== JK ==
// lidar_system_top
module lidar_system_top (
    input  wire clk,
    input  wire rst,
    input  wire rx,      
    output wire tx,      
    output wire [15:0] dbg_max_idx,
    output wire [15:0] dbg_min_idx,
    output wire [15:0] dbg_max_dist,
    output wire [15:0] dbg_min_dist,
    output wire [15:0] dbg_obs_alert,
    output wire [15:0] dbg_max_angle,
    output wire [15:0] dbg_min_angle,
    output wire        dbg_angle_done
);
Size in the first run: about 120 I/O pins, ~0.053 mm2 of cells after synthesis.
export LEC_CHECK = 0
export CAP_MARGIN = 20
export CORE_MARGIN = 2
export CORE_UTILIZATION = 68
export CTS_CLUSTER_SIZE = 99
export PLACE_DENSITY = 0.36
export SLEW_MARGIN = 20
export TNS_END_PERCENT = 15
create_clock -name core_clock -period 3.52 [get_ports {clk}]
run.sh (not shown) runs the stock make flow with config.mk's settings and CLKGATE_MAP_FILE=.
JK -> stages 100% | layout checks FAIL | setup timing
Input-level comparison between MS and JK:
Settings: CTS_CLUSTER_SIZE no longer set, was 99; TNS_END_PERCENT no longer set, was 15; PLACE_DENSITY now 0.6, was 0.36; CORE_UTILIZATION now 57, was 68; the clock period (ns, I/O delays scaled along) now 6.01, was 3.52.
Findings:
- Ran to the end and failed final checks on setup timing: MS.
- Data required time of the critical path: MS > JK
- Summary of MS over JK: overall routed net length now smaller, register area comparable, design area now larger.
- Wire length of the first global-routing pass on MS is ahead of JK.
- Higher count of clock-buffer cells in the layout was reported by MS, not JK.
- For MS, the standard cell with the maximum stage delay on the critical path was fa_1, unlike JK, where it was fa_2.
- The initial core utilization in MS was lower than what JK gave.
Input changes introduced in AL (baseline for comparison: MS):
Settings: swapping 57 for 40 in CORE_UTILIZATION; putting HOLD_SLACK_MARGIN at 0.11 where nothing was set; putting CORE_ASPECT_RATIO at 0.74 where nothing was set; clearing PLACE_DENSITY, which used to be 0.6; swapping 6.01 for 10.0 in the clock period (ns, I/O delays scaled along).
Notes after the runs:
- AL: flow completed, timing, DRC and antenna clean
- Final-layout fill cell count is lower on MS
- Number of tapcells of AL exceeds that of MS by more than a quarter.
- Compared with MS, in AL routed via count decreased about 6.4%; clock skew decreased 7.7 ps; clock power decreased 43%.
- Synthesis-to-finish area growth was higher in the run labelled MS.
- Against MS, AL comes in 241 lower on final non-filler cell total.
- AL vs MS on overall track demand over capacity in global routing: AL is the lower one.
- Against MS, AL comes in 40 points lower on part of the cycle the worst path needs.
- MS consumes more power than AL.


lidar_system_top again, from the RTL that the note above started with.
clock: 5.15 ns
lec_check: 0
cap_margin: 20
core_margin: 2
core_utilization: 57
slew_margin: 20
The first run ran to the end with violations: setup timing.
Edit:
--- a/flow/config.mk
+++ b/flow/config.mk
@@ -6,6 +6,10 @@
 export NUM_CORES = 4
 export LEC_CHECK = 0
+export ABC_AREA = 1
 export CAP_MARGIN = 20
 export CORE_MARGIN = 2
-export CORE_UTILIZATION = 57
+export CORE_UTILIZATION = 72
+export CTS_CLUSTER_DIAMETER = 252
+export PLACE_DENSITY = 0.41
+export SETUP_SLACK_MARGIN = 1.67
 export SLEW_MARGIN = 20
==> flow/constraint.sdc (replaced) <==
create_clock -name core_clock -period 6.58 [get_ports {clk}]
set_input_delay 1.3160 -clock core_clock [delete_from_list [all_inputs] [get_ports {clk}]]
set_output_delay 1.3160 -clock core_clock [all_outputs]
set_load 0.01 [all_outputs]
After rerunning:
- The changed run completed, yet does not pass: setup timing
- die area fell by 20%
- worst setup slack improved by 2200 ps
- cell area drops by 1.6%
- wire length increases by 26%
- utilization went up by 17 points
- via count goes up by 22%
- non-clock buffer count went down by 156
Edit:
==> flow/config.mk (replaced) <==
export PLATFORM = sky130hd
export DESIGN_NAME = lidar_system_top
export DESIGN_NICKNAME = lidar_system_top
export VERILOG_FILES = /design/flow/design.v
export SDC_FILE = /design/flow/constraint.sdc
export NUM_CORES = 4
export LEC_CHECK = 0
export CAP_MARGIN = 20
export CORE_MARGIN = 2
export CORE_UTILIZATION = 40
export PLACE_DENSITY = 0.6
export SLEW_MARGIN = 20
==> flow/constraint.sdc (replaced) <==
create_clock -name core_clock -period 10.0 [get_ports {clk}]
set_input_delay 2.0000 -clock core_clock [delete_from_list [all_inputs] [get_ports {clk}]]
set_output_delay 2.0000 -clock core_clock [all_outputs]
set_load 0.01 [all_outputs]
What happened: Now the flow finished clean. Clock skew rose by 9.3 ps. Sequential cell count stays the same. Routed wire length fell by 23%. Via count fell by 23%. Clock power fell by about 40%.
Edit:
--- a/flow/config.mk
+++ b/flow/config.mk
@@ -6,7 +6,12 @@
 export NUM_CORES = 4
 export LEC_CHECK = 0
+export ABC_AREA = 1
 export CAP_MARGIN = 20
-export CORE_MARGIN = 2
-export CORE_UTILIZATION = 40
-export PLACE_DENSITY = 0.6
+export CELL_PAD_IN_SITES_DETAIL_PLACEMENT = 1
+export CORE_MARGIN = 10
+export CORE_UTILIZATION = 50
+export GPL_ROUTABILITY_DRIVEN = 0
+export MIN_ROUTING_LAYER = met2
+export PLACE_DENSITY = 0.63
+export SETUP_SLACK_MARGIN = 2.55
 export SLEW_MARGIN = 20
What happened: With this change the flow died in global routing. Area after synthesis rises by 0.65%. Die size goes down by 11%. Synthesized cell count goes up by 16%.
Edit:
--- a/flow/config.mk
+++ b/flow/config.mk
@@ -8,5 +8,7 @@
 export ABC_AREA = 1
 export CAP_MARGIN = 20
-export CELL_PAD_IN_SITES_DETAIL_PLACEMENT = 1
+export CELL_PAD_IN_SITES_DETAIL_PLACEMENT = 2
+export CELL_PAD_IN_SITES_GLOBAL_PLACEMENT = 1
+export CORE_ASPECT_RATIO = 1.48
 export CORE_MARGIN = 10
 export CORE_UTILIZATION = 50
After rerunning: The new run ended with an error in detailed placement. Die size is about the same. Synthesized cell count does not change. Synthesized area stays the same.
Power and IR drop assume default switching activity.
